[run.sh]
#!/bin/bash
# the make line also repeats each setting of config.mk as NAME=value (left out here)
make -C /OpenROAD-flow-scripts/flow DESIGN_CONFIG=/design/flow/config.mk WORK_HOME=/design/flow/orfs CLKGATE_MAP_FILE= finish
[config.mk]
export PLATFORM = sky130hd
export DESIGN_NAME = cpu
export DESIGN_NICKNAME = cpu
export VERILOG_FILES = /design/flow/design.v
export SDC_FILE = /design/flow/constraint.sdc
export NUM_CORES = 4
export LEC_CHECK = 0
export CAP_MARGIN = 20
export CELL_PAD_IN_SITES_DETAIL_PLACEMENT = 2
export CORE_ASPECT_RATIO = 0.97
export CORE_MARGIN = 2
export CORE_UTILIZATION = 56
export CTS_CLUSTER_DIAMETER = 350
export CTS_CLUSTER_SIZE = 46
export GPL_ROUTABILITY_DRIVEN = 0
export GPL_TIMING_DRIVEN = 0
export HOLD_SLACK_MARGIN = 0.09
export MIN_ROUTING_LAYER = met2
export SLEW_MARGIN = 0
[constraint.sdc]
create_clock -name core_clock -period 38.0 [get_ports {clk}]
set_input_delay 7.6000 -clock core_clock [delete_from_list [all_inputs] [get_ports {clk}]]
set_output_delay 7.6000 -clock core_clock [all_outputs]
set_load 0.01 [all_outputs]
[design.v]
module pc(
    input clk,
    input reset,
    input pcwrite,
    input [7:0] next_pc,
    output reg [7:0] pc
);
    always @ (posedge clk or posedge reset) begin
        if (reset) begin
            pc <= 8'b0;
        end
        else if (pcwrite) begin
            pc <= next_pc;
        end
    end
endmodule
module IF_ID (
    input clk,
    input reset,
    input [18:0] IF_instruction,
    input IF_IDwrite,
    input [7:0] IF_pc_plus_one,
    output reg [7:0] ID_pc_plus_one,
    output reg [18:0] ID_instruction,
    output reg ID_valid
);
    always @(posedge clk or posedge reset) begin
        if (reset) begin
            ID_valid <= 1'b0;
        end
        else if (IF_IDwrite) begin
            ID_valid <= 1'b1;
        end
    end
    always @(posedge clk) begin
        if (IF_IDwrite) begin
            ID_instruction <= IF_instruction;
            ID_pc_plus_one <= IF_pc_plus_one;
        end
    end
endmodule
module control(
    input [4:0] opcode,
    input hazard,
    output reg ID_branch,
    output reg ID_regwrite,
    output reg ID_memtoreg,
    output reg ID_memread,
    output reg ID_memwrite,
    output reg ID_alusrc,
    output reg ID_aluop,
    output reg ID_regdist,
    output reg ID_branchtype,
    output reg ID_push,
    output reg ID_pop,
    output reg ID_ret,
    output reg ID_jump
);
    always @(*) begin
        ID_branch = 1'b0;
        ID_regwrite = 1'b0;
        ID_memtoreg = 1'b0;
        ID_memread = 1'b0;
        ID_memwrite = 1'b0;
        ID_alusrc = 1'b0;
        ID_aluop = 1'b0;
        ID_regdist = 1'b0;
        ID_branchtype = 1'b0;
        ID_push = 1'b0;
        ID_pop = 1'b0;
        ID_ret = 1'b0;
        ID_jump = 1'b0;
        if (!hazard) begin
            case (opcode)
                5'd0: begin
                    ID_regdist = 1'b1;
                    ID_regwrite = 1'b1;
                end
                5'd1: begin
                    ID_regdist = 1'b1;
                    ID_regwrite = 1'b1;
                end
                5'd2: begin
                    ID_jump = 1'b1;
                end
                5'd3: begin
                    ID_branch = 1'b1;
                    ID_branchtype = 1'b0;
                end
                5'd4: begin
                    ID_branch = 1'b1;
                    ID_branchtype = 1'b1;
                end
                5'd5: begin
                    ID_push = 1'b1;
                    ID_jump = 1'b1;
                    ID_regdist = 1'b1;
                    ID_regwrite = 1'b1;
                    ID_alusrc = 1'b1;
                end
                5'd6: begin
                    ID_pop = 1'b1;
                    ID_ret = 1'b1;
                    ID_regdist = 1'b1;
                    ID_regwrite = 1'b1;
                    ID_alusrc = 1'b1;
                end
                5'd7: begin
                    ID_memread = 1'b1;
                    ID_memtoreg = 1'b1;
                    ID_regwrite = 1'b1;
                    ID_alusrc = 1'b1;
                end
                5'd8: begin
                    ID_memwrite = 1'b1;
                    ID_alusrc = 1'b1;
                end
                5'd9: begin
                    ID_regwrite = 1'b1;
                end
                5'd10: begin
                    ID_regwrite = 1'b1;
                    ID_alusrc = 1'b1;
                end
                default: begin
                end
            endcase
        end
    end
endmodule
module reg_file(
    input clk,
    input reset,
    input WB_regwrite,
    input ID_push,
    input ID_pop,
    input [2:0] rs1,
    input [2:0] rs2,
    input [2:0] ws,
    input [18:0] wd,
    output reg [18:0] ID_rd1,
    output reg [18:0] ID_rd2,
    output [2:0] sp
);
    integer i;
    reg [2:0] SP;
    reg [18:0] register_file[0:7];
    assign sp = SP;
    always @(*) begin
        if (WB_regwrite && (ws == rs1))
            ID_rd1 = wd;
        else
            ID_rd1 = register_file[rs1];
        if (WB_regwrite && (ws == rs2))
            ID_rd2 = wd;
        else
            ID_rd2 = register_file[rs2];
    end
    always @(posedge clk or posedge reset) begin
        if (reset) begin
            for (i=0;i<8;i=i+1) begin
                register_file[i] <= 19'd0;
            end
            SP <= 3'd7;
        end else begin
            if (WB_regwrite) begin
                register_file[ws] <= wd;
            end
            if (ID_push) begin
                SP <= SP - 3'd1;
            end
            else if (ID_pop) begin
                SP <= SP + 3'd1;
            end
        end
    end
endmodule
module comparator (
    input [18:0] ID_rd1,
    input [18:0] ID_rd2,
    output reg zero
);
    always @(*) begin
        if (ID_rd1 == ID_rd2) begin
            zero = 1'b1;
        end
        else begin
            zero = 1'b0;
        end
    end
endmodule
module ID_EX(
    input clk,
    input reset,
    input [4:0] ID_opcode,
    input ID_regwrite,
    input ID_memtoreg,
    input ID_memread,
    input ID_memwrite,
    input ID_alusrc,
    input ID_aluop,
    input ID_regdist,
    input [7:0] ID_immediate,
    input [2:0] ID_rs,
    input [2:0] ID_rt,
    input [2:0] ID_rd,
    input [18:0] ID_rd1,
    input [18:0] ID_rd2,
    output reg [4:0] EX_opcode,
    output reg EX_regwrite,
    output reg EX_memtoreg,
    output reg EX_memread,
    output reg EX_memwrite,
    output reg EX_alusrc,
    output reg EX_aluop,
    output reg EX_regdist,
    output reg [7:0] EX_immediate,
    output reg [2:0] EX_rs,
    output reg [2:0] EX_rt,
    output reg [2:0] EX_rd,
    output reg [18:0] EX_rd1,
    output reg [18:0] EX_rd2
);
    always @(posedge clk or posedge reset) begin
        if (reset) begin
            EX_regwrite <= 1'b0;
            EX_memread <= 1'b0;
            EX_memwrite <= 1'b0;
        end
        else begin
            EX_regwrite <= ID_regwrite;
            EX_memread <= ID_memread;
            EX_memwrite <= ID_memwrite;
        end
    end
    always @(posedge clk) begin
        EX_opcode <= ID_opcode;
        EX_memtoreg <= ID_memtoreg;
        EX_alusrc <= ID_alusrc;
        EX_aluop <= ID_aluop;
        EX_regdist <= ID_regdist;
        EX_immediate <= ID_immediate;
        EX_rs <= ID_rs;
        EX_rt <= ID_rt;
        EX_rd <= ID_rd;
        EX_rd1 <= ID_rd1;
        EX_rd2 <= ID_rd2;
    end
endmodule
module alu_mux(
    input [1:0] sel,
    input [18:0] EX_data,
    input [18:0] MEM_data,
    input [18:0] WB_data,
    output reg [18:0] in
);
    always @(*) begin
        case (sel)
            2'b00 : in = EX_data;
            2'b01 : in = MEM_data;
            2'b10 : in = WB_data;
            default: in = 19'd0;
        endcase
    end
endmodule
module alu_control (
    input [4:0] opcode,
    input [4:0] funct,
    output reg [4:0] operation
);
    always @(*) begin
        case (opcode)
            5'd0: operation = funct;
            5'd1: operation = funct;
            5'd9: operation = funct;
            5'd10: operation = 5'd12;
            5'd8: operation = 5'd12;
            5'd7: operation = 5'd12;
            5'd5: operation = 5'd12;
            5'd6: operation = 5'd12;
            default: operation = 5'd0;
        endcase
    end
endmodule
module alu (
    input [18:0] in1,
    input [18:0] in2,
    input [4:0] alu_ctrl,
    output reg [18:0] EX_out
);
    always @(*) begin
        case (alu_ctrl)
            5'd0: EX_out = in1 + in2;
            5'd1: EX_out = in1 - in2;
            5'd2: EX_out = in1 * in2;
            5'd3: EX_out = (in2 == 19'd0) ? 19'd0 : in1 / in2;
            5'd4: EX_out = in1 + 1;
            5'd5: EX_out = in1 - 1;
            5'd6: EX_out = in1 & in2;
            5'd7: EX_out = in1 | in2;
            5'd8: EX_out = in1 ^ in2;
            5'd9: EX_out = ~in1;
            5'd10: EX_out = in1 ^ 19'b0011001010111010110;  
            5'd11: EX_out = in1 ^ 19'b0011001010111010110;
            5'd12: EX_out = in2;
            default: EX_out = 19'd0;
        endcase
    end
endmodule
module EX_MEM (
    input clk,
    input reset,
    input EX_regwrite,
    input EX_memtoreg,
    input EX_memread,
    input EX_memwrite,
    input [18:0] EX_out,
    input [18:0] EX_wdata,
    input [2:0] EX_rd,
    output reg MEM_regwrite,
    output reg MEM_memtoreg,
    output reg MEM_memread,
    output reg MEM_memwrite,
    output reg [18:0] MEM_out,
    output reg [18:0] MEM_wdata,
    output reg [2:0] MEM_rd
);
    always @(posedge clk or posedge reset) begin
        if (reset) begin
            MEM_regwrite <= 1'b0;
            MEM_memread <= 1'b0;
            MEM_memwrite <= 1'b0;
        end
        else begin
            MEM_regwrite <= EX_regwrite;
            MEM_memread <= EX_memread;
            MEM_memwrite <= EX_memwrite;
        end
    end
    always @(posedge clk) begin
        MEM_memtoreg <= EX_memtoreg;
        MEM_out <= EX_out;
        MEM_wdata <= EX_wdata;
        MEM_rd <= EX_rd;
    end
endmodule
module MEM_WB (
    input clk,
    input reset,
    input MEM_regwrite,
    input MEM_memtoreg,
    input [18:0] MEM_rdata,
    input [18:0] MEM_out,
    input [2:0] MEM_rd,
    output reg WB_regwrite,
    output reg WB_memtoreg,
    output reg [18:0] WB_rdata,
    output reg [18:0] WB_out,
    output reg [2:0] WB_rd
);
always @(posedge clk or posedge reset) begin
    if (reset) begin
        WB_regwrite <= 1'b0;
    end
    else begin
        WB_regwrite <= MEM_regwrite;
    end
end
always @(posedge clk) begin
    WB_memtoreg <= MEM_memtoreg;
    WB_rdata <= MEM_rdata;
    WB_out <= MEM_out;
    WB_rd <= MEM_rd;
end
endmodule
module forwarding_unit (
    input [2:0] EX_rs,
	input [2:0] EX_rt,
	input [2:0] MEM_rd,
	input [2:0] WB_rd,
	input MEM_regwrite,
	input WB_regwrite,
	output reg [1:0] mux_in1,
	output reg [1:0] mux_in2
);
    always @ (*) begin
	    mux_in1 = 2'b00;
		mux_in2 = 2'b00;
		if ((MEM_rd == EX_rs) && (MEM_regwrite)) begin
		    mux_in1 =2'b01;
		end
		if ((MEM_rd == EX_rt) && (MEM_regwrite)) begin
		    mux_in2 =2'b01;
		end
		if (((WB_rd == EX_rs) && (WB_regwrite)) && ~((MEM_rd == EX_rs) && (MEM_regwrite))) begin
            mux_in1 = 2'b10;
        end
		if (((WB_rd == EX_rt) && (WB_regwrite)) && ~((MEM_rd == EX_rt) && (MEM_regwrite))) begin
            mux_in2 = 2'b10;
        end
	end 
endmodule
module hazard_detection(
    input reset,
    input EX_memread,
    input [2:0] EX_rt,
    input [2:0] ID_rt,
    input [2:0] ID_rs,
    input ID_reads_early,
    input [2:0] ID_ra1,
    input [2:0] ID_ra2,
    input EX_regwrite,
    input [2:0] EX_dest,
    input MEM_regwrite,
    input [2:0] MEM_rd,
    output reg hazard,
    output reg IF_IDwrite,
    output reg PCwrite
);
    wire early_hazard;
    assign early_hazard = ID_reads_early &&
        ((EX_regwrite && ((EX_dest == ID_ra1) || (EX_dest == ID_ra2))) ||
         (MEM_regwrite && ((MEM_rd == ID_ra1) || (MEM_rd == ID_ra2))));
    always @ (*) begin
        if (reset) begin
            hazard = 1'b0;
            IF_IDwrite = 1'b1;
            PCwrite = 1'b1;
        end
        else if ((EX_memread && ((EX_rt == ID_rt) || (EX_rt == ID_rs))) || early_hazard) begin
            hazard = 1'b1;
            IF_IDwrite = 1'b0;
            PCwrite = 1'b0;
        end
        else begin
            hazard = 1'b0;
            IF_IDwrite = 1'b1;
            PCwrite = 1'b1;
        end
    end
endmodule
module cpu(
    input clk,
    input reset,
    output [7:0] imem_addr,
    input [18:0] imem_data,
    output [7:0] dmem_addr,
    output [18:0] dmem_wdata,
    output dmem_we,
    input [18:0] dmem_rdata,
    output rf_we,
    output [2:0] rf_waddr,
    output [18:0] rf_wdata
);
    wire [7:0] ret_mux_pc;
    wire [7:0] pc;
    wire pcwrite;
    wire IF_IDwrite;
    wire hazard;
    wire WB_regwrite;
    pc pc_cpu (
        .clk(clk),
        .reset(reset),
        .pcwrite(pcwrite),
        .next_pc(ret_mux_pc),
        .pc(pc)
    );
    wire [18:0] IF_instruction;
    assign imem_addr = pc;
    assign IF_instruction = imem_data;
    wire [7:0] IF_pc_plus_one;
    assign IF_pc_plus_one = pc + 8'd1;
    wire [7:0] ID_pc_plus_one;
    wire [18:0] ID_instruction;
    wire ID_valid;
    wire branch_signal;
    IF_ID IF_ID_cpu (
        .clk(clk),
        .reset(reset),
        .IF_instruction(IF_instruction),
        .IF_IDwrite(IF_IDwrite),
        .IF_pc_plus_one(IF_pc_plus_one),
        .ID_pc_plus_one(ID_pc_plus_one),
        .ID_instruction(ID_instruction),
        .ID_valid(ID_valid)
    );
    wire ID_branch, ID_regwrite, ID_memtoreg, ID_memread, ID_memwrite, ID_alusrc, ID_aluop;
    wire ID_regdist, ID_branchtype, ID_push, ID_pop, ID_ret, ID_jump;
    control control_cpu(
        .opcode(ID_instruction[18:14]),
        .hazard(hazard | ~ID_valid),
        .ID_branch(ID_branch),
        .ID_regwrite(ID_regwrite),
        .ID_memtoreg(ID_memtoreg),
        .ID_memread(ID_memread),
        .ID_memwrite(ID_memwrite),
        .ID_alusrc(ID_alusrc),
        .ID_aluop(ID_aluop),
        .ID_regdist(ID_regdist),
        .ID_branchtype(ID_branchtype),
        .ID_push(ID_push),
        .ID_pop(ID_pop),
        .ID_ret(ID_ret),
        .ID_jump(ID_jump)
    );
    wire [18:0] wd;
    wire [18:0] ID_rd1, ID_rd2;
    wire [2:0] ws;
    wire [2:0] sp;
    wire ID_is_ret = (ID_instruction[18:14] == 5'd6);
    wire ID_is_call = (ID_instruction[18:14] == 5'd5);
    wire [2:0] ID_ra1 = ID_is_ret ? (sp + 3'd1) : ID_instruction[13:11];
    wire [2:0] ID_ra2 = ID_instruction[10:8];
    reg_file reg_file_cpu(
        .clk(clk),
        .reset(reset),
        .WB_regwrite(WB_regwrite),
        .ID_push(ID_push),
        .ID_pop(ID_pop),
        .rs1(ID_ra1),
        .rs2(ID_ra2),
        .ws(ws),
        .wd(wd),
        .ID_rd1(ID_rd1),
        .ID_rd2(ID_rd2),
        .sp(sp)
    );
    wire zero;
    comparator comparator_cpu(
        .ID_rd1(ID_rd1),
        .ID_rd2(ID_rd2),
        .zero(zero)
    );
    wire zero_flag;
    assign zero_flag = (ID_branchtype) ? ~zero : zero;
    assign branch_signal = ID_branch && zero_flag;
    wire [7:0] branch_mux_pc;
    assign branch_mux_pc = (branch_signal) ? ID_instruction[7:0] : IF_pc_plus_one;
    wire [7:0] jump_mux_pc;
    assign jump_mux_pc = (ID_jump) ? ID_instruction[7:0] : branch_mux_pc;
    assign ret_mux_pc = (ID_ret) ? ID_rd1[7:0] : jump_mux_pc;
    wire [7:0] ID_immediate = ID_is_call ? ID_pc_plus_one :
                              (ID_is_ret ? 8'd0 : ID_instruction[7:0]);
    wire [2:0] ID_rd = ID_is_call ? sp :
                       (ID_is_ret ? (sp + 3'd1) : ID_instruction[7:5]);
    wire EX_regwrite, EX_memtoreg, EX_memread, EX_memwrite, EX_alusrc, EX_aluop, EX_regdist;
    wire [7:0] EX_immediate;
    wire [2:0] EX_rs, EX_rt, EX_rd;
    wire [18:0] EX_rd1, EX_rd2;
    wire [4:0] EX_opcode;
    ID_EX ID_EX_cpu(
        .clk(clk),
        .reset(reset),
        .ID_opcode(ID_instruction[18:14]),
        .ID_regwrite(ID_regwrite),
        .ID_memtoreg(ID_memtoreg),
        .ID_memread(ID_memread),
        .ID_memwrite(ID_memwrite),
        .ID_alusrc(ID_alusrc),
        .ID_aluop(ID_aluop),
        .ID_regdist(ID_regdist),
        .ID_immediate(ID_immediate),
        .ID_rs(ID_instruction[13:11]),
        .ID_rt(ID_instruction[10:8]),
        .ID_rd(ID_rd),
        .ID_rd1(ID_rd1),
        .ID_rd2(ID_rd2),
        .EX_opcode(EX_opcode),
        .EX_regwrite(EX_regwrite),
        .EX_memtoreg(EX_memtoreg),
        .EX_memread(EX_memread),
        .EX_memwrite(EX_memwrite),
        .EX_alusrc(EX_alusrc),
        .EX_aluop(EX_aluop),
        .EX_regdist(EX_regdist),
        .EX_immediate(EX_immediate),
        .EX_rs(EX_rs),
        .EX_rt(EX_rt),
        .EX_rd(EX_rd),
        .EX_rd1(EX_rd1),
        .EX_rd2(EX_rd2)
    );
    wire [1:0] sel1, sel2;
    wire [18:0] in1, EX_in2_mux, in2;
    wire [18:0] MEM_out;
    alu_mux alu_mux_in1(
        .sel(sel1),
        .EX_data(EX_rd1),
        .MEM_data(MEM_out),
        .WB_data(wd),
        .in(in1)
    );
    alu_mux alu_mux_in2(
        .sel(sel2),
        .EX_data(EX_rd2),
        .MEM_data(MEM_out),
        .WB_data(wd),
        .in(EX_in2_mux)
    );
    wire [18:0] extended_EX_immediate;
    assign extended_EX_immediate = { 11'b0, EX_immediate};
    assign in2 = (EX_alusrc) ? extended_EX_immediate : EX_in2_mux;
    wire [4:0] alu_ctrl;
    alu_control alu_control_cpu(
        .opcode(EX_opcode),
        .funct(EX_immediate[4:0]),
        .operation(alu_ctrl)
    );
    wire [18:0] EX_out;
    alu alu_cpu(
        .in1(in1),
        .in2(in2),
        .alu_ctrl(alu_ctrl),
        .EX_out(EX_out)
    );
    wire [2:0] EX_rd_muxed;
    assign EX_rd_muxed = (EX_regdist) ? EX_rd : EX_rt;
    wire MEM_regwrite, MEM_memtoreg, MEM_memread, MEM_memwrite;
    wire [18:0] MEM_wdata;
    wire [2:0] MEM_rd;
    EX_MEM EX_MEM_cpu (
        .clk(clk),
        .reset(reset),
        .EX_regwrite(EX_regwrite),
        .EX_memtoreg(EX_memtoreg),
        .EX_memread(EX_memread),
        .EX_memwrite(EX_memwrite),
        .EX_out(EX_out),
        .EX_wdata(EX_in2_mux),
        .EX_rd(EX_rd_muxed),
        .MEM_regwrite(MEM_regwrite),
        .MEM_memtoreg(MEM_memtoreg),
        .MEM_memread(MEM_memread),
        .MEM_memwrite(MEM_memwrite),
        .MEM_out(MEM_out),
        .MEM_wdata(MEM_wdata),
        .MEM_rd(MEM_rd)
    );
    wire [18:0] MEM_rdata;
    assign dmem_addr = MEM_out[7:0];
    assign dmem_wdata = MEM_wdata;
    assign dmem_we = MEM_memwrite;
    assign MEM_rdata = dmem_rdata;
    wire WB_memtoreg;
    wire [18:0] WB_rdata, WB_out;
    wire [2:0] WB_rd;
    MEM_WB MEM_WB_cpu(
        .clk(clk),
        .reset(reset),
        .MEM_regwrite(MEM_regwrite),
        .MEM_memtoreg(MEM_memtoreg),
        .MEM_rdata(MEM_rdata),
        .MEM_out(MEM_out),
        .MEM_rd(MEM_rd),
        .WB_regwrite(WB_regwrite),
        .WB_memtoreg(WB_memtoreg),
        .WB_rdata(WB_rdata),
        .WB_out(WB_out),
        .WB_rd(WB_rd)
    );
    assign ws = WB_rd;
    assign wd = (WB_memtoreg) ? WB_rdata : WB_out;
    assign rf_we = WB_regwrite;
    assign rf_waddr = WB_rd;
    assign rf_wdata = wd;
    forwarding_unit forwarding_unit_cpu(
        .EX_rs(EX_rs),
        .EX_rt(EX_rt),
        .MEM_rd(MEM_rd),
        .WB_rd(WB_rd),
        .MEM_regwrite(MEM_regwrite),
        .WB_regwrite(WB_regwrite),
        .mux_in1(sel1),
        .mux_in2(sel2)
    );
    wire ID_reads_early = ID_valid && ((ID_instruction[18:14] == 5'd3) ||
                          (ID_instruction[18:14] == 5'd4) || ID_is_ret);
    hazard_detection hazard_detection_cpu(
        .reset(reset),
        .EX_memread(EX_memread),
        .EX_rt(EX_rt),
        .ID_rs(ID_instruction[13:11]),
        .ID_rt(ID_instruction[10:8]),
        .ID_reads_early(ID_reads_early),
        .ID_ra1(ID_ra1),
        .ID_ra2(ID_ra2),
        .EX_regwrite(EX_regwrite),
        .EX_dest(EX_rd_muxed),
        .MEM_regwrite(MEM_regwrite),
        .MEM_rd(MEM_rd),
        .hazard(hazard),
        .IF_IDwrite(IF_IDwrite),
        .PCwrite(pcwrite)
    );
endmodule
==> results of run 1 <==
per-stage QoR:
stage             area [sq um]  cells  setup WS [ps]  hold slack, ps
global placement         35600   4994          -9510             313
floorplan                33700   4131           34.9             310
==> impl_metrics.json, run 1 <==
{
  "yosysUniqueCellTypes": 98,
  "firstError": "[ERROR DPL-0033] detailed placement checks failed during check placement.",
  "yosys_cells": 4131,
  "common_cells": "nor2_1, nand2_1, inv_1",
  "synthArstFlopShare_pct": 48.0,
  "synthesis.nets": 4614,
  "yosys.stat.seqShare_pct": 24.5,
  "coreArea_sq_mm": 0.0593,
  "ys_sh_adder_pct": 19.3,
  "ff_type": "dfrtp_1",
  "yosys_warnings": 14,
  "ys_sh_simple_pct": 17.5,
  "xor_area_share_pct": 5.03,
  "die_h_um": 245,
  "logic_family": "AND-OR/OR-AND gates",
  "ios": 99,
  "numPortBuffers": 98,
  "lastStage": "detailed placement",
  "fp_util_pct": 56.6,
  "mux_share_pct": 5.29,
  "top_cell": "nor2_1",
  "status": "did not finish",
  "chipWidth_um": 253,
  "die-area_sq_mm": 0.0619,
  "aoi_share_pct": 22.0,
  "top_area_cell": "dfrtp_1",
  "ys.flops": 354,
  "syn_avg_cell_area_sq_um": 8.13,
  "rows": 88,
  "top_area_share_pct": 12.4,
  "postSynthCellCount": 4131,
  "area_leaders": "dfrtp_1, ha_1, dfxtp_1, fa_1, nor2_1",
  "ys_area_sq_mm": 0.0336,
  "edf_count": 27,
  "syn-cell-area_sq_mm": 0.0336
}
==> run 2, diff against run 1 <==
Settings changed: ABC_AREA set to 1, CELL_PAD_IN_SITES_DETAIL_PLACEMENT 2 to unset, CORE_ASPECT_RATIO 0.97 to 0.5, CORE_UTILIZATION 56 to 72, CTS_CLUSTER_DIAMETER 350 to 399, CTS_CLUSTER_SIZE 46 to 96, GPL_ROUTABILITY_DRIVEN 0 to unset, GPL_TIMING_DRIVEN 0 to unset, HOLD_SLACK_MARGIN 0.09 to unset, MIN_ROUTING_LAYER met2 to unset, PLACE_DENSITY set to 0.41, SLEW_MARGIN 0 to 20.
Clock period 38.0 ns to 16.4 ns, I/O delays scaled along.
==> run 2 against run 1 <==
Against the previous run: the run fails in global routing; area after synthesis fell by 2.4%; die area fell by 24%; synthesized cell count rose by 5.8%.
==> impl_metrics.json, run 2 <==
{
  "coreArea_sq_mm": 0.0451,
  "firstError": "[ERROR GRT-0116] Global routing finished with congestion. Check the congestion regions in the DRC Viewer.",
  "yosysUniqueCellTypes": 74,
  "yosys.stat.seqShare_pct": 25.0,
  "lastStage": "global routing",
  "mux_share_pct": 0.0687,
  "top_area_share_pct": 12.7,
  "logic_family": "simple AND/OR/NAND/NOR gates",
  "synthesis.nets": 4855,
  "rows": 55,
  "aoi_share_pct": 17.8,
  "die-area_sq_mm": 0.0474,
  "ios": 99,
  "postSynthCellCount": 4372,
  "grt_usage_pct": 91.0,
  "top_area_cell": "dfrtp_1",
  "root_buffer": "clkbuf_16",
  "yosys_warnings": 14,
  "syn_avg_cell_area_sq_um": 7.50,
  "edf_count": 27,
  "status": "did not finish",
  "fp_util_pct": 72.7,
  "ys_sh_adder_pct": 19.7,
  "xor_area_share_pct": 5.08,
  "clkSinkCount": 354,
  "htree_levels": 1,
  "cts_buffers": 7,
  "area_leaders": "dfrtp_1, ha_1, dfxtp_1, nand2_1, inv_1",
  "ys_sh_simple_pct": 21.4,
  "common_cells": "nand2_1, inv_1, nor2_1",
  "top_cell": "nand2_1",
  "yosys_cells": 4372,
  "ys.flops": 354,
  "gp_congestion": 1.07,
  "die_h_um": 155,
  "ff_type": "dfrtp_1",
  "synthArstFlopShare_pct": 48.0,
  "chipWidth_um": 306,
  "cts_hold_buf": 0,
  "ys_area_sq_mm": 0.0328,
  "dp_hpwl_um": 90000,
  "place_area_sq_mm": 0.0393,
  "gr-total-overflow": 1093,
  "numPortBuffers": 98,
  "syn-cell-area_sq_mm": 0.0328,
  "ctsLongestPathBuffers": 3
}
[run 2: routing by layer]
metal	track usage, %	overflow
met1	88.3	118
met2	103	588
met3	82.9	105
met4	91.1	272
met5	66.1	10
[run 2: timing repair]
item | CTS
pin swaps | 141
resized | 162
setup endpoints to repair | 9
setup buffers | 337
[run 2: through the flow]
step                      setup WS [ps]  hold slack, ps  instances
after floorplan                  -19950             310       4372
after global placement           -18670             343       5611
after detailed placement         -20970             339       5611
after CTS                        -19130             380       5956
==> run 3, diff against run 2 <==
Settings changed: ABC_AREA 1 to unset, CORE_ASPECT_RATIO 0.5 to 0.97, CORE_UTILIZATION 72 to 56, CTS_CLUSTER_DIAMETER 399 to 350, CTS_CLUSTER_SIZE 96 to 46, GPL_ROUTABILITY_DRIVEN set to 1, GPL_TIMING_DRIVEN set to 0, HOLD_SLACK_MARGIN set to 0.09, MIN_ROUTING_LAYER set to met2, PLACE_DENSITY 0.41 to 0.71, SLEW_MARGIN 20 to 0.
Clock period 16.4 ns to 38.0 ns, I/O delays scaled along.
==> run 3 against run 2 <==
Against the previous run: the run again fails in global routing; area after synthesis grew 2.4%; synthesized cell count fell by 5.5%; die area increased by 31%.
==> impl_metrics.json, run 3 <==
{
  "numPortBuffers": 98,
  "fp_util_pct": 56.6,
  "die_h_um": 245,
  "aoi_share_pct": 22.0,
  "root_buffer": "clkbuf_16",
  "logic_family": "AND-OR/OR-AND gates",
  "area_leaders": "dfrtp_1, ha_1, dfxtp_1, fa_1, nor2_1",
  "synthArstFlopShare_pct": 48.0,
  "yosys_warnings": 14,
  "edf_count": 27,
  "dp_hpwl_um": 110000,
  "ys_area_sq_mm": 0.0336,
  "gp_congestion": 1.15,
  "clkSinkCount": 354,
  "synthesis.nets": 4614,
  "syn-cell-area_sq_mm": 0.0336,
  "ys_sh_adder_pct": 19.3,
  "rows": 88,
  "status": "did not finish",
  "ys_sh_simple_pct": 17.5,
  "die-area_sq_mm": 0.0619,
  "xor_area_share_pct": 5.03,
  "htree_levels": 1,
  "yosysUniqueCellTypes": 98,
  "syn_avg_cell_area_sq_um": 8.13,
  "grt_usage_pct": 78.6,
  "ctsLongestPathBuffers": 3,
  "top_area_cell": "dfrtp_1",
  "ios": 99,
  "chipWidth_um": 253,
  "mux_share_pct": 5.29,
  "ys.flops": 354,
  "cts_buffers": 11,
  "place_area_sq_mm": 0.0358,
  "firstError": "[ERROR GRT-0116] Global routing finished with congestion. Check the congestion regions in the DRC Viewer.",
  "lastStage": "global routing",
  "top_area_share_pct": 12.4,
  "yosys_cells": 4131,
  "coreArea_sq_mm": 0.0593,
  "common_cells": "nor2_1, nand2_1, inv_1",
  "yosys.stat.seqShare_pct": 24.5,
  "cts_hold_buf": 0,
  "ff_type": "dfrtp_1",
  "gr-total-overflow": 5,
  "top_cell": "nor2_1",
  "postSynthCellCount": 4131
}
## run 3: per-layer routing
layer	track usage (%)	overflow
met4	58.2	0
met2	82.7	1
met1	-	-
met3	88.1	3
met5	60.7	1
## run 3: through the flow
stage | util [%] | setup TNS, ps | hold WS (ps) | std cells | setup WS, ps
after floorplan | - | 0 | 310 | 4131 | 34.9
after global placement | 60.0 | -21460 | 312 | 4994 | -9690
after detailed placement | 60.3 | -22060 | 313 | 5007 | -9920
after CTS | 65.3 | 0 | 338 | 5199 | 8.26
## run 3: what timing repair did
| item | in CTS |
|---|---|
| gates cloned | 1 |
| pin swaps | 127 |
| setup buffers | 181 |
| endpoints found under the setup margin | 4 |
| gates resized | 299 |
==> run 4, diff against run 3 <==
Settings changed: CAP_MARGIN 20 to 30, CORE_ASPECT_RATIO 0.97 to 0.83, CORE_UTILIZATION 56 to 36, CTS_CLUSTER_DIAMETER 350 to unset, CTS_CLUSTER_SIZE 46 to unset, GPL_ROUTABILITY_DRIVEN 1 to unset, GPL_TIMING_DRIVEN 0 to unset, HOLD_SLACK_MARGIN 0.09 to -0.03, MIN_ROUTING_LAYER met2 to unset, PLACE_DENSITY 0.71 to unset, PLACE_DENSITY_LB_ADDON set to 0.24, SETUP_SLACK_MARGIN set to 3.19, SLEW_MARGIN 0 to 10.
Clock period 38.0 ns to 37.3 ns, I/O delays scaled along.
==> run 4 against run 3 <==
Against the previous run: now clean on timing, DRC and antenna; die area is 55% higher; synthesized cell count stayed put; area after synthesis stayed put.
==> impl_metrics.json, run 4 <==
{
  "status": "no timing/DRC/antenna violations",
  "die_h_um": 282,
  "relSlewSlack_pct": 27.5,
  "combGateArea_sq_mm": 0.0247,
  "drt_first_pass_iters": 6,
  "root_buffer": "clkbuf_16",
  "cts_buffers": 39,
  "tightest_slew_ps": 1080,
  "path_clk_slew_ps": 70,
  "cp-end-kind": "flop",
  "cpMaxStageDelayCell": "a2111o_1",
  "ff_type": "dfrtp_1",
  "yosys_cells": 4131,
  "aoi_share_pct": 22.0,
  "coreArea_sq_mm": 0.0929,
  "ios": 99,
  "synthesis.nets": 4614,
  "place_area_sq_mm": 0.0375,
  "top_area_cell": "dfrtp_1",
  "grt_usage_pct": 28.0,
  "drt_iter0_drc": 3345,
  "common_cells": "nor2_1, nand2_1, inv_1",
  "setup_slack_ps": 1470,
  "fin_worst_skew_ps": 33.2,
  "logic_family": "AND-OR/OR-AND gates",
  "period_minus_slack_ps": 35830,
  "drt-total-wl_um": 138000,
  "ctsLongestPathBuffers": 3,
  "via_per_inst": 5.77,
  "cp_num_cells": 198,
  "clock_latency_ps": 610,
  "syn2layout_area_growth_pct": 24.4,
  "hold_violations": 0,
  "flop_area_sq_mm": 0.00824,
  "path_buffers": 34,
  "grt_pass1_vias": 31700,
  "numPortBuffers": 98,
  "r2r_slack_ps": 1470,
  "crit_path_max_incr_delay_ps": 510,
  "dp_slack_ps": -308,
  "arrival_ps": 36310,
  "ys.flops": 354,
  "nNetsFinal": 4998,
  "min_to": "MEM_WB_cpu.WB_memtoreg",
  "maxCapViolCount": 0,
  "top_area_share_pct": 12.4,
  "rsz0062_at_grt": "yes",
  "ys_area_sq_mm": 0.0336,
  "setup_violations": 0,
  "rows": 102,
  "crit_end": "EX_MEM_cpu.MEM_out[0]",
  "fin_crit_sh_pct": 96.1,
  "fin_area_sq_mm": 0.0418,
  "yosys_warnings": 14,
  "clkSinkCount": 354,
  "worst_path_dominant_cell_family": "AND-OR/OR-AND gates",
  "dp_hpwl_um": 101000,
  "path_class": "flop to flop",
  "hold_depth": 0,
  "mux_share_pct": 5.29,
  "postSynthCellCount": 4131,
  "die-area_sq_mm": 0.0957,
  "worstPathMaxFanout": 12,
  "critPathMostFrequentCell": "o21a_1",
  "syn-cell-area_sq_mm": 0.0336,
  "drcViolationCount": 0,
  "ys_sh_adder_pct": 19.3,
  "edf_count": 27,
  "htree_levels": 2,
  "hold_class": "flop to flop",
  "critPathRequiredTime_ps": 37780,
  "cp-startpoint": "MEM_WB_cpu.WB_rd[2]",
  "ys_sh_simple_pct": 17.5,
  "start_kind": "flop",
  "cts_tree": "done",
  "drv_slew": 0,
  "wire_per_inst_um": 23.9,
  "grt_max_degree": 69,
  "gp_congestion": 0.993,
  "grt_antenna_before_repair": 11,
  "r2r_start": "MEM_WB_cpu.WB_rd[2]",
  "syn_avg_cell_area_sq_um": 8.13,
  "yosys.stat.seqShare_pct": 24.5,
  "fp_util_pct": 36.1,
  "top_cell": "nor2_1",
  "synthArstFlopShare_pct": 48.0,
  "log.warning_count": 57,
  "n_fill_cell": 9182,
  "area_leaders": "dfrtp_1, ha_1, dfxtp_1, fa_1, nor2_1",
  "xor_area_share_pct": 5.03,
  "r2r_cells": 198,
  "chipWidth_um": 339,
  "r2r-end": "EX_MEM_cpu.MEM_out[0]",
  "fmax_mhz": 27.9,
  "ant_nets": 0,
  "yosysUniqueCellTypes": 98,
  "gr-total-overflow": 0,
  "grt_pass1_wl_um": 204000,
  "min-delay-start": "EX_MEM_cpu.MEM_memtoreg",
  "vias": 33400
}
-- run 4: stage by stage --
step,setup TNS [ps],hold slack (ps),instances,util [%]
after floorplan,0,310,4131,-
after global routing,-217,332,5793,44.9
after CTS,0,330,5729,44.0
after detailed placement,-308,320,5481,40.3
after global placement,0,332,5479,40.3
final,0,329,5794,44.9
-- run 4: metal layers --
layer  track usage (%)  routed length, um  vias to the layer above
met5                 0                 81                        -
met4              7.58               3870                       12
met3              7.45              15300                      243
met2              39.2              54400                     1636
met1              41.8              64700                    16200
li1                  -                  -                    15400
-- run 4: cell type report --
| class | count | area share (%) |
|---|---|---|
| Antenna cell | 1 | 0.00599 |
| Clock buffer | 53 | 2.59 |
| Clock inverter | 18 | 0.485 |
| Inverter | 340 | 3.07 |
| Multi-Input combinational cell | 3213 | 59.2 |
| Sequential cell | 354 | 19.7 |
| Tap cell | 1248 | 3.74 |
| Timing Repair Buffer | 567 | 11.2 |
-- run 4: what timing repair did --
item	CTS	global route
setup endpoints to repair	2	2
setup buffers	177	60
hold buffers	0	0
pin swaps	158	136
gates resized	161	76
hold endpoints to repair	0	0
==> run 5, diff against run 4 <==
Settings changed: ABC_AREA set to 0, CAP_MARGIN 30 to 10, CELL_PAD_IN_SITES_DETAIL_PLACEMENT set to 1, CELL_PAD_IN_SITES_GLOBAL_PLACEMENT set to 0, CORE_ASPECT_RATIO 0.83 to unset, CORE_MARGIN 2 to 9, CORE_UTILIZATION 36 to 40, HOLD_SLACK_MARGIN -0.03 to unset, MAX_ROUTING_LAYER set to met4, PLACE_DENSITY_LB_ADDON 0.24 to unset, SETUP_SLACK_MARGIN 3.19 to unset, SLEW_MARGIN 10 to 20, TNS_END_PERCENT set to 30.
Clock period 37.3 ns to 24.4 ns, I/O delays scaled along.
==> run 5 against run 4 <==
Against the previous run: the layout now fails its checks (negative setup slack); worst setup slack lost 15000 ps; sequential share of layout area shrank 1.6 points; clock-buffer cell count grew 1; die area shrank 1.1%; maximum frequency shrank 5.6%; highest routed layer is now met4.
==> impl_metrics.json, run 5 <==
{
  "status": "finished with violations",
  "so_faults": "negative setup slack",
  "crit_path_max_incr_delay_ps": 500,
  "coreArea_sq_mm": 0.0826,
  "fp_util_pct": 40.6,
  "grt_antenna_before_repair": 4,
  "min_to": "MEM_WB_cpu.WB_memtoreg",
  "via_per_inst": 6.30,
  "yosys.stat.seqShare_pct": 24.5,
  "relSlewSlack_pct": 21.6,
  "synthArstFlopShare_pct": 48.0,
  "flop_area_sq_mm": 0.00822,
  "numPortBuffers": 98,
  "clock_latency_ps": 590,
  "drv_slew": 0,
  "root_buffer": "clkbuf_16",
  "vias": 38700,
  "fin_worst_skew_ps": 33.2,
  "ys_area_sq_mm": 0.0336,
  "edf_count": 27,
  "critPathRequiredTime_ps": 24890,
  "worst_path_dominant_cell_family": "AND-OR/OR-AND gates",
  "grt_usage_pct": 34.6,
  "nNetsFinal": 5519,
  "drcViolationCount": 0,
  "dp_slack_ps": -12320,
  "hold_class": "flop to flop",
  "top_cell": "nor2_1",
  "path_buffers": 14,
  "yosysUniqueCellTypes": 98,
  "ys.flops": 354,
  "top_area_share_pct": 12.4,
  "setup_violations": 6,
  "cts_tree": "done",
  "logic_family": "AND-OR/OR-AND gates",
  "ff_type": "dfrtp_1",
  "r2r-end": "EX_MEM_cpu.MEM_out[0]",
  "dp_hpwl_um": 117000,
  "wire_per_inst_um": 28.2,
  "grt_pass1_wl_um": 247000,
  "period_minus_slack_ps": 37960,
  "syn_avg_cell_area_sq_um": 8.13,
  "cpMaxStageDelayCell": "o41ai_4",
  "xor_area_share_pct": 5.03,
  "grt_pass1_vias": 40400,
  "yosys_warnings": 14,
  "die_h_um": 308,
  "maxCapViolCount": 0,
  "hold_depth": 0,
  "fmax_mhz": 26.3,
  "drt_first_pass_iters": 6,
  "drt_iter0_drc": 3721,
  "path_class": "flop to flop",
  "top_area_cell": "dfrtp_1",
  "cp-end-kind": "flop",
  "syn-cell-area_sq_mm": 0.0336,
  "r2r_cells": 187,
  "min-delay-start": "EX_MEM_cpu.MEM_memtoreg",
  "hold_violations": 0,
  "gr-total-overflow": 0,
  "ys_sh_simple_pct": 17.5,
  "start_kind": "flop",
  "cp-startpoint": "ID_EX_cpu.EX_rt[0]",
  "drt-total-wl_um": 173000,
  "arrival_ps": 38450,
  "r2r_slack_ps": -13560,
  "postSynthCellCount": 4131,
  "r2r_start": "ID_EX_cpu.EX_rt[0]",
  "n_fill_cell": 9752,
  "fin_crit_sh_pct": 156,
  "area_leaders": "dfrtp_1, ha_1, dfxtp_1, fa_1, nor2_1",
  "htree_levels": 2,
  "combGateArea_sq_mm": 0.0246,
  "ant_nets": 0,
  "rsz0062_at_grt": "yes",
  "cp_num_cells": 187,
  "grt_max_degree": 96,
  "die-area_sq_mm": 0.0947,
  "cts_buffers": 39,
  "ys_sh_adder_pct": 19.3,
  "setup_slack_ps": -13560,
  "place_area_sq_mm": 0.0413,
  "mux_share_pct": 5.29,
  "common_cells": "nor2_1, nand2_1, inv_1",
  "gp_congestion": 1.01,
  "chipWidth_um": 308,
  "clkSinkCount": 354,
  "ios": 99,
  "rows": 105,
  "critPathMostFrequentCell": "o21a_1",
  "synthesis.nets": 4614,
  "setup_tns_ps": -44280,
  "crit_end": "EX_MEM_cpu.MEM_out[0]",
  "syn2layout_area_growth_pct": 34.7,
  "path_clk_slew_ps": 70,
  "aoi_share_pct": 22.0,
  "ctsLongestPathBuffers": 3,
  "tightest_slew_ps": 1180,
  "yosys_cells": 4131,
  "worstPathMaxFanout": 16,
  "fin_area_sq_mm": 0.0452,
  "log.warning_count": 57
}
run 5: final cells by class:
cell class	instances	share of cell area [%]
diodes	5	0.0277
clock buffers	54	2.44
clock inverters	18	0.454
inverters	340	2.83
multi-input cells	3213	54.3
flip-flops and latches	354	18.2
well taps	1070	2.96
repair buffers	1088	18.8
run 5: timing repair:
item,CTS,global route
pin swaps,148,136
resized,95,88
buffers inserted,167,61
endpoints found under the setup margin,6,6
hold buffers,0,0
hold endpoints to repair,0,0
run 5: through the flow:
| stage | instances | hold slack [ps] | utilization [%] |
|---|---|---|---|
| after global placement | 5838 | 313 | 50.0 |
| final | 6142 | 327 | 54.7 |
| after global routing | 6138 | 344 | 54.7 |
| after detailed placement | 5838 | 317 | 50.0 |
| after floorplan | 4131 | 310 | - |
| after CTS | 6076 | 331 | 53.7 |
run 5: routing by layer:
metal  vias up  global-route usage, %  part of all wire, %
li1      16400                      -                    -
met1     19200                   40.6                   38
met2      2270                   54.9                   45
met3       882                   6.54                  8.7
met4         0                   20.7                  8.1
met5         -                      -                    0
==> run 6, diff against run 5 <==
Settings changed: ABC_AREA 0 to unset, CAP_MARGIN 10 to 20, CELL_PAD_IN_SITES_DETAIL_PLACEMENT 1 to unset, CELL_PAD_IN_SITES_GLOBAL_PLACEMENT 0 to unset, CORE_MARGIN 9 to 2, MAX_ROUTING_LAYER met4 to unset, TNS_END_PERCENT 30 to unset.
Clock period 24.4 ns to 38.0 ns, I/O delays scaled along.
==> run 6 against run 5 <==
Against the previous run: the run now finishes clean; non-clock buffer count fell by 691; hold slack got worse by 0.62 ps; critical endpoint unchanged; critical path depth is 2 higher; flip-flop count stayed put; clock skew fell by 0.93 ps; die area is 8.9% lower; core utilization is 7.1 points lower; routed wire length is 24% lower.
==> impl_metrics.json, run 6 <==
{
  "r2r_slack_ps": 1640,
  "start_kind": "flop",
  "aoi_share_pct": 22.0,
  "yosys.stat.seqShare_pct": 24.5,
  "nNetsFinal": 4830,
  "cpMaxStageDelayCell": "dfxtp_4",
  "crit_path_max_incr_delay_ps": 370,
  "setup_tns_ps": 0,
  "fp_util_pct": 40.2,
  "r2r_start": "MEM_WB_cpu.WB_rd[2]",
  "grt_pass1_wl_um": 195000,
  "path_class": "flop to flop",
  "relSlewSlack_pct": 26.2,
  "whs_ps": 327,
  "top_area_cell": "dfrtp_1",
  "crit_end": "EX_MEM_cpu.MEM_out[0]",
  "syn-cell-area_sq_mm": 0.0336,
  "n_fill_cell": 8115,
  "wire_per_inst_um": 24.0,
  "die-area_sq_mm": 0.0863,
  "grt_pass1_vias": 31200,
  "ios": 99,
  "drv_slew": 0,
  "ys_area_sq_mm": 0.0336,
  "maxCapViolCount": 0,
  "drcViolationCount": 0,
  "hold_class": "flop to flop",
  "clkSinkCount": 354,
  "log.warning_count": 54,
  "r2r_cells": 189,
  "min_to": "MEM_WB_cpu.WB_memtoreg",
  "root_buffer": "clkbuf_16",
  "xor_area_share_pct": 5.03,
  "mux_share_pct": 5.29,
  "status": "no timing/DRC/antenna violations",
  "yosysUniqueCellTypes": 98,
  "synthesis.nets": 4614,
  "logic_family": "AND-OR/OR-AND gates",
  "drt-total-wl_um": 131000,
  "tightest_slew_ps": 1110,
  "fin_worst_skew_ps": 32.3,
  "critPathRequiredTime_ps": 38450,
  "syn_avg_cell_area_sq_um": 8.13,
  "ff_type": "dfrtp_1",
  "top_cell": "nor2_1",
  "numPortBuffers": 98,
  "dp_slack_ps": -758,
  "edf_count": 27,
  "setup_slack_ps": 1640,
  "fin_area_sq_mm": 0.0398,
  "yosys_warnings": 14,
  "worst_path_dominant_cell_family": "AND-OR/OR-AND gates",
  "vias": 32600,
  "drt_iter0_drc": 3053,
  "path_buffers": 9,
  "grt_antenna_before_repair": 9,
  "period_minus_slack_ps": 36360,
  "gp_congestion": 0.995,
  "rows": 106,
  "die_h_um": 294,
  "place_area_sq_mm": 0.0368,
  "dp_hpwl_um": 96000,
  "area_leaders": "dfrtp_1, ha_1, dfxtp_1, fa_1, nor2_1",
  "postSynthCellCount": 4131,
  "fmax_mhz": 27.5,
  "via_per_inst": 5.97,
  "yosys_cells": 4131,
  "cp-end-kind": "flop",
  "syn2layout_area_growth_pct": 18.5,
  "grt_usage_pct": 29.5,
  "hold_depth": 0,
  "r2r-end": "EX_MEM_cpu.MEM_out[0]",
  "cp_num_cells": 189,
  "cts_tree": "done",
  "ctsLongestPathBuffers": 3,
  "ant_nets": 0,
  "htree_levels": 2,
  "cts_buffers": 41,
  "cp-startpoint": "MEM_WB_cpu.WB_rd[2]",
  "fin_crit_sh_pct": 95.7,
  "clock_latency_ps": 600,
  "synthArstFlopShare_pct": 48.0,
  "antenna_cells": 0,
  "hold_violations": 0,
  "gr-total-overflow": 0,
  "drt_first_pass_iters": 8,
  "top_area_share_pct": 12.4,
  "worstPathMaxFanout": 8,
  "chipWidth_um": 294,
  "setup_violations": 0,
  "fin_util_pct": 47.7,
  "ys_sh_adder_pct": 19.3,
  "arrival_ps": 36810,
  "coreArea_sq_mm": 0.0834,
  "ys_sh_simple_pct": 17.5,
  "path_clk_slew_ps": 80,
  "min-delay-start": "EX_MEM_cpu.MEM_memtoreg",
  "critPathMostFrequentCell": "o21a_1",
  "common_cells": "nor2_1, nand2_1, inv_1",
  "grt_max_degree": 77,
  "ys.flops": 354
}
-- run 6: repair_timing --
| item | in CTS | in global routing |
|---|---|---|
| hold buffers | 0 | 0 |
| buffers inserted | 5 | 78 |
| resized | 37 | 195 |
| gates cloned | 0 | 2 |
| pin swaps | 9 | 135 |
| endpoints found under the setup margin | 1 | 2 |
-- run 6: layer usage --
| layer | up-vias | GRT usage, % | wire length (um) |
|---|---|---|---|
| li1 | 15100 | - | - |
| met1 | 15700 | 37.7 | 53300 |
| met2 | 1467 | 48.4 | 60600 |
| met3 | 357 | 5.28 | 10700 |
| met4 | 6 | 13.7 | 6670 |
| met5 | - | 0 | 44 |
-- run 6: cell type report --
class / count / area (sq um) / area share (%)
clock inverter: 21 / 214 / 0.538
timing repair buffer: 397 / 3350 / 8.41
multi-input combinational: 3213 / 24200 / 60.8
inverter: 340 / 1280 / 3.22
clock buffer: 55 / 1160 / 2.91
sequential: 354 / 8240 / 20.7
tap: 1080 / 1350 / 3.40
-- run 6: metrics by stage --
stage / cells
floorplan: 4131
global placement: 5298
detailed placement: 5298
CTS: 5379
global route: 5460
finish: 5460
==> run 7, diff against run 6 <==
Settings changed: CORE_UTILIZATION 40 to 58, CTS_CLUSTER_DIAMETER set to 58, GPL_ROUTABILITY_DRIVEN set to 1, MAX_ROUTING_LAYER set to met5, PLACE_DENSITY_LB_ADDON set to 0.22, SETUP_SLACK_MARGIN set to -2.0, SLEW_MARGIN 20 to 30, TNS_END_PERCENT set to 35.
Clock period 38.0 ns to 47.4 ns, I/O delays scaled along.
==> run 7 against run 6 <==
Against the previous run: routed wire length is 4.7% lower; first-iteration DRC count is 24% higher; still clean; area after synthesis stayed put; flip-flop count stayed put; via count is 0.69% lower.
==> impl_metrics.json, run 7 <==
{
  "setup_violations": 0,
  "syn2layout_area_growth_pct": 10.2,
  "cts_tree": "done",
  "crit_end": "EX_MEM_cpu.MEM_out[0]",
  "final_cells": 4954,
  "crit_path_max_incr_delay_ps": 740,
  "worst_path_dominant_cell_family": "AND-OR/OR-AND gates",
  "dp_hpwl_um": 91500,
  "numPortBuffers": 98,
  "cp-end-kind": "flop",
  "area_leaders": "dfrtp_1, ha_1, dfxtp_1, fa_1, nor2_1",
  "critPathRequiredTime_ps": 47810,
  "place_area_sq_mm": 0.0355,
  "critPathMostFrequentCell": "o21a_1",
  "drt_iter0_drc": 3772,
  "top_area_cell": "dfrtp_1",
  "start_kind": "flop",
  "n_fill_cell": 5024,
  "coreArea_sq_mm": 0.0575,
  "logic_family": "AND-OR/OR-AND gates",
  "place_inst": 4872,
  "syn-cell-area_sq_mm": 0.0336,
  "ys_area_sq_mm": 0.0336,
  "worstPathMaxFanout": 28,
  "gp_congestion": 1.09,
  "hold_depth": 0,
  "via_per_inst": 6.53,
  "die-area_sq_mm": 0.0598,
  "ys.flops": 354,
  "dp_slack_ps": 1570,
  "syn_avg_cell_area_sq_um": 8.13,
  "status": "no timing/DRC/antenna violations",
  "path_clk_slew_ps": 60,
  "drv_slew": 0,
  "drt-total-wl_um": 125000,
  "min-delay-start": "EX_MEM_cpu.MEM_memtoreg",
  "cts_hold_buf": 0,
  "fin_crit_sh_pct": 96.1,
  "yosysUniqueCellTypes": 98,
  "yosys.stat.seqShare_pct": 24.5,
  "grt_pass1_wl_um": 189000,
  "setup_tns_ps": 0,
  "combGateArea_sq_mm": 0.0234,
  "ys_sh_simple_pct": 17.5,
  "tightest_slew_ps": 1110,
  "ff_type": "dfrtp_1",
  "vias": 32400,
  "grt_max_degree": 89,
  "relSlewSlack_pct": 25.4,
  "drcViolationCount": 0,
  "die_h_um": 245,
  "mux_share_pct": 5.29,
  "fin_worst_skew_ps": 54.5,
  "ctsLongestPathBuffers": 3,
  "synthesis.nets": 4614,
  "yosys_cells": 4131,
  "r2r-end": "EX_MEM_cpu.MEM_out[0]",
  "fin_area_sq_mm": 0.0370,
  "aoi_share_pct": 22.0,
  "xor_area_share_pct": 5.03,
  "cp_num_cells": 182,
  "wire_per_inst_um": 25.3,
  "top_area_share_pct": 12.4,
  "hold_violations": 0,
  "maxCapViolCount": 0,
  "gr-total-overflow": 0,
  "r2r_cells": 182,
  "common_cells": "nor2_1, nand2_1, inv_1",
  "top_cell": "nor2_1",
  "r2r_start": "MEM_WB_cpu.WB_rd[1]",
  "ant_nets": 0,
  "htree_levels": 2,
  "setup_slack_ps": 1870,
  "path_class": "flop to flop",
  "flop_area_sq_mm": 0.00821,
  "path_buffers": 8,
  "yosys_warnings": 14,
  "root_buffer": "clkbuf_16",
  "cts_buffers": 41,
  "fin_util_pct": 64.4,
  "r2r_slack_ps": 1870,
  "chipWidth_um": 245,
  "arrival_ps": 45940,
  "edf_count": 27,
  "log.warning_count": 54,
  "postSynthCellCount": 4131,
  "drt_first_pass_iters": 8,
  "grt_antenna_before_repair": 6,
  "min_to": "MEM_WB_cpu.WB_memtoreg",
  "rows": 88,
  "cp-startpoint": "MEM_WB_cpu.WB_rd[1]",
  "ios": 99,
  "period_minus_slack_ps": 45530,
  "grt_pass1_vias": 31200,
  "clkSinkCount": 354,
  "fp_util_pct": 58.4,
  "synthArstFlopShare_pct": 48.0,
  "fmax_mhz": 22.0,
  "grt_usage_pct": 41.4,
  "hold_class": "flop to flop",
  "clock_latency_ps": 610,
  "cpMaxStageDelayCell": "dfxtp_1",
  "ys_sh_adder_pct": 19.3,
  "nNetsFinal": 4637
}
[run 7: timing repair]
action                                  CTS  global route
endpoints found under the setup margin    0             1
gates resized                             0             5
setup buffers                             0             4
[run 7: area by class of cell]
type | instances | area share, %
clock buffer | 55 | 3.19
antenna | 2 | 0.0135
clock inverter | 21 | 0.561
inverter | 340 | 3.46
sequential | 354 | 22.2
timing repair buffer | 204 | 4.81
tap | 765 | 2.59
multi-input combinational | 3213 | 63.2
[run 7: routing by layer]
layer / routed length [um] / vias to the layer above / track usage [%]
met5: 38 / - / 0
met3: 13800 / 505 / 9.61
met1: 48300 / 15300 / 53.0
met2: 53800 / 1896 / 63.5
li1: - / 14600 / -
met4: 9220 / 6 / 25.4
[run 7: per-stage QoR]
stage                     hold slack, ps
final                                328
after global placement               315
after detailed placement             314
after global routing                 333
after CTS                            329
after floorplan                      310
==> run 8, diff against run 7 <==
Settings changed: CORE_UTILIZATION 58 to 65, CTS_CLUSTER_DIAMETER 58 to 374, GPL_ROUTABILITY_DRIVEN 1 to unset, MAX_ROUTING_LAYER met5 to unset, PLACE_DENSITY_LB_ADDON 0.22 to unset, SETUP_SLACK_MARGIN -2.0 to unset, SLEW_MARGIN 30 to 20, TNS_END_PERCENT 35 to unset.
Clock period 47.4 ns to 34.3 ns, I/O delays scaled along.
==> run 8 against run 7 <==
Against the previous run: now fails the layout checks on negative setup slack; die area shrank 11%; sequential share of layout area down 2.7 points; maximum frequency is 27% higher; first-iteration DRC count increased by 59%; area after synthesis did not move; register-to-register slack got worse by 3500 ps; clock skew fell by 20 ps; final cell count rose by 10%.
==> impl_metrics.json, run 8 <==
{
  "path_clk_slew_ps": 80,
  "synthArstFlopShare_pct": 48.0,
  "via_per_inst": 6.97,
  "die-area_sq_mm": 0.0535,
  "path_class": "flop to flop",
  "crit_end": "EX_MEM_cpu.MEM_out[0]",
  "hold_class": "flop to flop",
  "critPathRequiredTime_ps": 34720,
  "hold_violations": 0,
  "n_fill_cell": 3101,
  "xor_area_share_pct": 5.03,
  "common_cells": "nor2_1, nand2_1, inv_1",
  "clkSinkCount": 354,
  "fmax_mhz": 27.9,
  "dp_hpwl_um": 101000,
  "yosysUniqueCellTypes": 98,
  "ys_area_sq_mm": 0.0336,
  "arrival_ps": 36310,
  "drt_iter0_drc": 5995,
  "place_area_sq_mm": 0.0397,
  "syn_avg_cell_area_sq_um": 8.13,
  "period_minus_slack_ps": 35890,
  "mux_share_pct": 5.29,
  "drcViolationCount": 0,
  "top_area_cell": "dfrtp_1",
  "grt_pass1_wl_um": 214000,
  "rows": 83,
  "ctsLongestPathBuffers": 3,
  "fin_crit_sh_pct": 105,
  "cts_buffers": 35,
  "fin_worst_skew_ps": 34.3,
  "hold_depth": 0,
  "area_leaders": "dfrtp_1, ha_1, dfxtp_1, fa_1, nor2_1",
  "maxCapViolCount": 0,
  "grt_usage_pct": 52.2,
  "worstPathMaxFanout": 12,
  "coreArea_sq_mm": 0.0512,
  "grt_pass1_vias": 38000,
  "drt_first_pass_iters": 7,
  "clock_latency_ps": 570,
  "drv_slew": 0,
  "top_cell": "nor2_1",
  "htree_levels": 2,
  "cpMaxStageDelayCell": "or3b_4",
  "syn2layout_area_growth_pct": 25.9,
  "logic_family": "AND-OR/OR-AND gates",
  "r2r_start": "ID_EX_cpu.EX_rt[2]",
  "nNetsFinal": 5245,
  "setup_slack_ps": -1590,
  "chipWidth_um": 231,
  "cts_hold_buf": 0,
  "whs_ps": 350,
  "grt_antenna_before_repair": 9,
  "yosys_cells": 4131,
  "gr-total-overflow": 0,
  "edf_count": 27,
  "grt_max_degree": 91,
  "gp_congestion": 1.09,
  "postSynthCellCount": 4131,
  "ys.flops": 354,
  "drt-total-wl_um": 144000,
  "numPortBuffers": 98,
  "syn-cell-area_sq_mm": 0.0336,
  "yosys_warnings": 14,
  "yosys.stat.seqShare_pct": 24.5,
  "tightest_slew_ps": 1220,
  "ys_sh_simple_pct": 17.5,
  "min_to": "MEM_WB_cpu.WB_memtoreg",
  "critPathMostFrequentCell": "o21a_1",
  "ys_sh_adder_pct": 19.3,
  "r2r_cells": 189,
  "min-delay-start": "EX_MEM_cpu.MEM_memtoreg",
  "cp-end-kind": "flop",
  "start_kind": "flop",
  "cp-startpoint": "ID_EX_cpu.EX_rt[2]",
  "ant_nets": 0,
  "so_faults": "negative setup slack",
  "cp_num_cells": 189,
  "path_buffers": 11,
  "r2r_slack_ps": -1590,
  "wire_per_inst_um": 26.4,
  "vias": 38100,
  "top_area_share_pct": 12.4,
  "synthesis.nets": 4614,
  "worst_path_dominant_cell_family": "AND-OR/OR-AND gates",
  "relSlewSlack_pct": 18.2,
  "fp_util_pct": 65.6,
  "aoi_share_pct": 22.0,
  "ios": 99,
  "root_buffer": "clkbuf_16",
  "die_h_um": 231,
  "log.warning_count": 60,
  "r2r-end": "EX_MEM_cpu.MEM_out[0]",
  "status": "finished with violations",
  "fin_area_sq_mm": 0.0423,
  "crit_path_max_incr_delay_ps": 410,
  "rsz0062_at_grt": "yes",
  "cts_tree": "done",
  "ff_type": "dfrtp_1",
  "setup_violations": 1
}
run 8: repair_timing:
action,in CTS,in global routing
gates resized,60,72
pin swaps,96,81
buffers inserted,69,26
endpoints found under the setup margin,1,2
run 8: area by class of cell:
type	instances	area, sq um	share of cell area [%]
diodes	4	10.0	0.0237
inverters	340	1280	3.03
clock buffers	48	1040	2.46
clock inverters	16	158	0.373
multi-input cells	3213	24200	57.3
repair buffers	818	6480	15.3
well taps	680	851	2.01
flip-flops and latches	354	8230	19.5
run 8: per-layer routing:
metal  track usage (%)  share of wire [%]
met2              79.8                 42
met3              14.4                 14
met1              60.3                 33
met5             0.368              0.030
met4              45.3                 11
run 8: stage by stage:
step,setup TNS [ps],worst slack (ps),instances,util [%]
finish,-1590,-1590,5473,82.6
global route,-4030,-3170,5469,82.6
CTS,-731,-731,5442,81.4
detailed placement,-1610,-1610,5309,77.6
global placement,-82.8,-82.8,5309,77.6
floorplan,-1450,-1450,4131,-
==> run 9, diff against run 8 <==
Settings changed: ABC_AREA set to 1, CORE_ASPECT_RATIO set to 1.37, CORE_UTILIZATION 65 to 72, CTS_CLUSTER_DIAMETER 374 to 399, CTS_CLUSTER_SIZE set to 96, HOLD_SLACK_MARGIN set to 0.29, PLACE_DENSITY set to 0.41.
Clock period 34.3 ns to 17.9 ns, I/O delays scaled along.
==> run 9 against run 8 <==
Against the previous run: the flow now stops in global routing; synthesized cell count is 5.8% higher; die area fell by 12%; area after synthesis decreased by 2.4%.
==> impl_metrics.json, run 9 <==
{
  "status": "did not finish",
  "lastStage": "global routing",
  "firstError": "[ERROR GRT-0116] Global routing finished with congestion. Check the congestion regions in the DRC Viewer.",
  "cts_hold_buf": 0,
  "yosys_warnings": 14,
  "syn_avg_cell_area_sq_um": 7.50,
  "fp_util_pct": 72.9,
  "top_area_cell": "dfrtp_1",
  "clkSinkCount": 354,
  "aoi_share_pct": 17.8,
  "ys.flops": 354,
  "ios": 99,
  "gr-total-overflow": 3752,
  "htree_levels": 1,
  "synthesis.nets": 4855,
  "mux_share_pct": 0.0687,
  "yosys.stat.seqShare_pct": 25.0,
  "dp_hpwl_um": 96500,
  "ff_type": "dfrtp_1",
  "gp_congestion": 1.06,
  "top_area_share_pct": 12.7,
  "area_leaders": "dfrtp_1, ha_1, dfxtp_1, nand2_1, inv_1",
  "chipWidth_um": 186,
  "ctsLongestPathBuffers": 3,
  "rows": 91,
  "ys_sh_adder_pct": 19.7,
  "edf_count": 27,
  "common_cells": "nand2_1, inv_1, nor2_1",
  "syn-cell-area_sq_mm": 0.0328,
  "yosysUniqueCellTypes": 74,
  "grt_usage_pct": 101,
  "die_h_um": 254,
  "die-area_sq_mm": 0.0473,
  "synthArstFlopShare_pct": 48.0,
  "ys_area_sq_mm": 0.0328,
  "place_inst": 5636,
  "coreArea_sq_mm": 0.0450,
  "yosys_cells": 4372,
  "cts_buffers": 7,
  "xor_area_share_pct": 5.08,
  "postSynthCellCount": 4372,
  "ys_sh_simple_pct": 21.4,
  "dp_slack_ps": -19490,
  "numPortBuffers": 98,
  "root_buffer": "clkbuf_16",
  "place_area_sq_mm": 0.0395,
  "logic_family": "simple AND/OR/NAND/NOR gates",
  "top_cell": "nand2_1"
}
-- run 9: metrics by stage --
step,util (%),setup TNS [ps]
2_1_floorplan,-,-81340
3_3_place_gp,87.8,-70190
3_5_place_dp,87.8,-87580
4_1_cts,95.3,-78410
-- run 9: what timing repair did --
action                                 CTS
gates resized                          126
endpoints found under the hold margin    0
buffers inserted                       370
setup endpoints to repair                8
pin swaps                              114
-- run 9: routing by layer --
layer | global-route usage, % | overflow
met5 | 73.9 | 40
met4 | 108 | 657
met3 | 85.6 | 203
met2 | 126 | 2591
met1 | 90.8 | 261
